== v12 ==
Design usb_interface_v1_0, start of the top module:
module usb_interface_v1_0 #
(
	parameter RESET_CYCLES = 100,
	parameter  C_M00_AXI_START_DATA_VALUE	= 32'h00000000,
	parameter  C_M00_AXI_TARGET_SLAVE_BASE_ADDR	= 32'h00000000,
	parameter integer C_M00_AXI_ADDR_WIDTH	= 32,
	parameter integer C_M00_AXI_DATA_WIDTH	= 32,
	parameter integer C_M00_AXI_TRANSACTIONS_NUM	= 4
) (
	input wire [(8 - 1):0] usb_data_in,
	output wire [(8 - 1):0] usb_data_out,
	output wire usb_data_oe,
	input wire [(1 + 4 + 4 + 16)-8-1:0] usb_addr,
	input wire usb_rd_n,
	input wire usb_wr_n,
	input wire usb_ce_n,
	output wire sw_reset_n,
	input wire  m00_axi_aclk,
	input wire  m00_axi_aresetn,
	output wire [C_M00_AXI_ADDR_WIDTH-1 : 0] m00_axi_awaddr,
	output wire [2 : 0] m00_axi_awprot,
	output wire  m00_axi_awvalid,
	input wire  m00_axi_awready,
	output wire [C_M00_AXI_DATA_WIDTH-1 : 0] m00_axi_wdata,
	output wire [C_M00_AXI_DATA_WIDTH/8-1 : 0] m00_axi_wstrb,
	output wire  m00_axi_wvalid,
	input wire  m00_axi_wready,
	input wire [1 : 0] m00_axi_bresp,
	input wire  m00_axi_bvalid,
	output wire  m00_axi_bready,
	output wire [C_M00_AXI_ADDR_WIDTH-1 : 0] m00_axi_araddr,
	output wire [2 : 0] m00_axi_arprot,
	output wire  m00_axi_arvalid,
	input wire  m00_axi_arready,
	input wire [C_M00_AXI_DATA_WIDTH-1 : 0] m00_axi_rdata,
	input wire [1 : 0] m00_axi_rresp,
	input wire  m00_axi_rvalid,
	output wire  m00_axi_rready
);
Settings: LEC_CHECK=0, CAP_MARGIN=30, CELL_PAD_IN_SITES_DETAIL_PLACEMENT=1, CELL_PAD_IN_SITES_GLOBAL_PLACEMENT=1, CORE_ASPECT_RATIO=1.06, CORE_MARGIN=2, CORE_UTILIZATION=41, CTS_CLUSTER_SIZE=62, GPL_ROUTABILITY_DRIVEN=1, GPL_TIMING_DRIVEN=0, MIN_ROUTING_LAYER=met1, PLACE_DENSITY_LB_ADDON=0.23, SETUP_SLACK_MARGIN=-0.44, SLEW_MARGIN=40, TNS_END_PERCENT=60; clock period 7.02 ns.
run.sh (not shown) runs the stock make flow with config.mk's settings and CLKGATE_MAP_FILE=.
--- input diff v12..v38 ---
Settings: clearing CORE_ASPECT_RATIO, which used to be 1.06; clearing SETUP_SLACK_MARGIN, which used to be -0.44; clearing TNS_END_PERCENT, which used to be 60; clearing CTS_CLUSTER_SIZE, which used to be 62; clearing CELL_PAD_IN_SITES_DETAIL_PLACEMENT, which used to be 1; clearing GPL_ROUTABILITY_DRIVEN, which used to be 1; clearing CELL_PAD_IN_SITES_GLOBAL_PLACEMENT, which used to be 1; clearing PLACE_DENSITY_LB_ADDON, which used to be 0.23; swapping 30 for 20 in CAP_MARGIN; clearing MIN_ROUTING_LAYER, which used to be met1; clearing GPL_TIMING_DRIVEN, which used to be 0; swapping 40 for 20 in SLEW_MARGIN; putting PLACE_DENSITY at 0.6 where nothing was set; swapping 41 for 57 in CORE_UTILIZATION; swapping 7.02 for 5.49 in the clock period (ns, I/O delays scaled along).
- Total power of v38 is higher than that of v12.
- Looking at path type of the worst min-delay path, the in2async result is from v38; the reg2reg one comes from v12.
- Non-clock buffer count, v38 and v12, lower one = v38.
- Looking at worst-path cell with the longest stage delay, the buf_1 result is from v12; the and3b_1 one comes from v38.
- Area growth from synthesis to final layout: v38 < v12
- v38 vs v12, via count of the first global-routing pass went down by 5030.
- From v12 to v38 the numbers moved as follows: fraction of the core area covered by cells at the end of the flow now larger; share of the final layout cell area in sequential cells grew by 1.3 points.
#### Input delta (v58 over v38)
Settings: SETUP_SLACK_MARGIN: unset -> 1.21; CORE_UTILIZATION: 57 -> 40.
[summary]
| maximum frequency | lower: v58 |. [v58 vs v38] final critical-path setup slack: lower in v58. Comparing v38 and v58, the higher proportion of power drawn by the clock network was measured on v58. Master of the slowest instance on the critical path = and3b_1: v38; master of the slowest instance on the critical path = and3_1: v58. v58 vs. v38: core utilization before placement went down by 17 points. v58 vs. v38: number of cells on the critical path went up by 1.
> inputs changed (v58 -> v42)
Settings: CTS_CLUSTER_SIZE newly set to 33; SETUP_SLACK_MARGIN removed (was 1.21); CORE_UTILIZATION changed from 40 to 70; the clock period (ns, I/O delays scaled along) changed from 5.49 to 4.51.
Results
Summary of v42 over v58: worst setup slack now smaller, clock-buffer cell count decreased about 15%. As of v42, horizontal die dimension had fallen by more than 10% compared to v58. Re utilization of the core after routing: v42 is 34 points up on v58. Amount of wire on met3 after detailed routing grows by more than a quarter when moving from v58 to v42. Run comparison: v42 end point of the critical path m00_axi_rready; v58 end point of the critical path command_control_inst.r_response_out[4]. Global-route wire length before repair, v42 and v58, higher one = v58. v58 → v42: met1 usage rose 23 points; vertical die dimension now sits lower; post-detailed-placement cell area -1.1%. Looking at cell with the largest stage delay on the worst path, the clkdlybuf4s50_1 result is from v42; the and3_1 one comes from v58. The higher clock group share of total power came out of v58.
--- input diff v42..v52 ---
Settings: CTS_CLUSTER_SIZE changed from 33 to 99; CORE_UTILIZATION changed from 70 to 57; SETUP_SLACK_MARGIN newly set to 0.71; the clock period (ns, I/O delays scaled along) changed from 4.51 to 4.68.
Results
Compare v52 and v42 | critical path depth lower: v42. On largest net degree at the start of global routing, the higher figure sits with v42, not v52. NOTE: part of the total power dissipated in the clock network in v52 falls short of that of v42. nor2_2 as the worst-path cell with the longest stage delay was reported by v52, and clkdlybuf4s50_1 by v42. Power was higher in the run labelled v42. Delta (v52 minus v42): total die area +20000 µm², count of clock-buffer cells in the layout +5, placed standard-cell area +290 µm². Of v52 and v42, it is v52 that has the higher required time of the critical path. Share of the clock period used by the worst path after layout was lower in the run labelled v52.
--- input diff v52..v2 ---
Settings: CTS_CLUSTER_SIZE: 99 -> 14; CORE_UTILIZATION: 57 -> 70; SETUP_SLACK_MARGIN: 0.71 -> 0.33; PLACE_DENSITY: 0.6 -> unset; the clock period (ns, I/O delays scaled along): 4.68 -> 3.18.
### Flow results
- Although v2 finished all stages, its layout failed final checks on setup timing.
- v52 → v2: via count moved up, fraction of power consumed by combinational cells rose by 4.8 points.
- Measured against each other, v52 and v2 differ in total leakage power, the lower figure coming from v52.
- Compared v2 vs v52, and pin count of the biggest net entering global routing is up in v2.
- The run showing the smaller routed length on met2 is v52.
- Across both runs, power per standard cell area was higher for v2 than for v52.
- Fraction of the core area occupied by cells at floorplan: higher on v2
- Comparing v52 and v2, the higher post-route non-filler standard cell count was measured on v2.
- Path length in cells of the critical path in v2 vs v52: up 3
- | register-to-register slack | v2 vs v52 | worse |
- In the flow results for v52 and v2, the routed wire length is smaller on v52.


Setup of build 16:
Starting RTL as in the previous note.
make LEC_CHECK=0 CAP_MARGIN=30 CELL_PAD_IN_SITES_DETAIL_PLACEMENT=1 CELL_PAD_IN_SITES_GLOBAL_PLACEMENT=1 CORE_ASPECT_RATIO=1.06 CORE_MARGIN=2 CORE_UTILIZATION=41 CTS_CLUSTER_SIZE=62 GPL_ROUTABILITY_DRIVEN=1 MIN_ROUTING_LAYER=met2 PLACE_DENSITY_LB_ADDON=0.23 SETUP_SLACK_MARGIN=-0.44 SLEW_MARGIN=10 TNS_END_PERCENT=60 finish   # period 7.02 ns
Build 16: all stages complete, timing, DRC and antenna checks passed
Relative to build 16, the following input files were edited for build 14:
- clearing PLACE_DENSITY_LB_ADDON, which used to be 0.23
- swapping 41 for 40 in CORE_UTILIZATION
- swapping 1 for 0 in GPL_ROUTABILITY_DRIVEN
- swapping 1.06 for 0.9 in CORE_ASPECT_RATIO
- clearing CTS_CLUSTER_SIZE, which used to be 62
- clearing MIN_ROUTING_LAYER, which used to be met2
- clearing CELL_PAD_IN_SITES_DETAIL_PLACEMENT, which used to be 1
- clearing TNS_END_PERCENT, which used to be 60
- clearing SETUP_SLACK_MARGIN, which used to be -0.44
- swapping 30 for 20 in CAP_MARGIN
- swapping 10 for 20 in SLEW_MARGIN
- swapping 7.02 for 10.0 in the clock period (ns, I/O delays scaled along)
==> comparison <==
Relative to build 16, build 14 improves setup slack of the critical path after layout. For total number of nets in the final design, build 16 and build 14 come out practically identical. Taking build 16 as the reference point, the non-clock buffer count of build 14 falls by about 4.5%. Looking at busiest metal layer after global routing, the met3 result is from build 16; the met2 one comes from build 14. The number of vias in the routed layout in build 14 sits 27% below the value recorded for build 16. Going from build 16 to build 14, total track usage shows a reduction of 14 points, total power after layout dropped about 30%, CTS buffer count picked up an extra 2.
Inputs modified between build 14 and build 15:
- GPL_ROUTABILITY_DRIVEN no longer set, was 0
- CELL_PAD_IN_SITES_GLOBAL_PLACEMENT no longer set, was 1
- PLACE_DENSITY now 0.6, previously not set
- CORE_ASPECT_RATIO no longer set, was 0.9
==> comparison <==
Compared with build 14, in build 15 number of non-clock buffers went down; worst-margin pin slew shrank by 0.018 ns; placeable core region has increased.
## Diff of input files: build 59 against build 15
- the clock period (ns, I/O delays scaled along) changed from 10.0 to 5.49
### Flow results
Comparing build 15 and build 59, count of clock-buffer cells in the layout is lower on build 15. Going from build 15 to build 59, switching part of the total went down, core utilization shows an increase of 0.39 points, share of total power in sequential cells shrank by 0.7 points. Build 59 vs. build 15: post-route cell area up 600 um2; wire length of the first global-routing pass up 2500 um; sequential cell area share down 0.40 points. Run comparison: build 15 worst setup path startpoint usb_addr[5]; build 59 worst setup path startpoint command_control_inst.read_buffer.r_read_addr[1]$_DFFE_PN0P_.
The following lists how build 13 was set up differently from build 59:
- CORE_UTILIZATION: 40 -> 72
- CTS_CLUSTER_DIAMETER: unset -> 151
- SETUP_SLACK_MARGIN: unset -> 0.83
- ABC_AREA: unset -> 1
- the clock period (ns, I/O delays scaled along): 5.49 -> 2.81
## What came out
Post-CTS setup buffer count is lower on build 59
Going from build 59 to build 13, synthesized cell count grew by more than a quarter.
From build 59 to build 13 the numbers moved as follows: number of hold-repair buffers added at the cts stage moved up; area of placed instances moved up.
Looking only at per-instance average area after synthesis, and setting everything else aside, the lower value of build 59 and build 13 goes to build 13.
Effective utilization at floorplan on build 13 is up relative to build 59.
Build 13 did not run to completion, as it errored out during global routing.
Relative to build 13, the following input files were edited for build 1:
- removing CTS_CLUSTER_DIAMETER (formerly 151)
- changing CORE_UTILIZATION from 72 to 66
- removing ABC_AREA (formerly 1)
- removing SETUP_SLACK_MARGIN (formerly 0.83)
- removing PLACE_DENSITY (formerly 0.6)
- changing the clock period (ns, I/O delays scaled along) from 2.81 to 3.18
--- outcome ---
Completing all stages was not enough for build 1: its layout failed the final checks because of negative setup slack.
Post-synthesis instance total (build 1 over build 13): decrease, 2530
Per the comparison of build 1 with build 13, top-level I/O count did not really move, full die area rose about 8%.
Build 13 → build 1: area after synthesis has decreased; number of placed instances, taps included has decreased; y dimension of the die has increased; horizontal extent of the die has increased.
Power figures rest on the tool's default switching activity, not on a simulated workload.
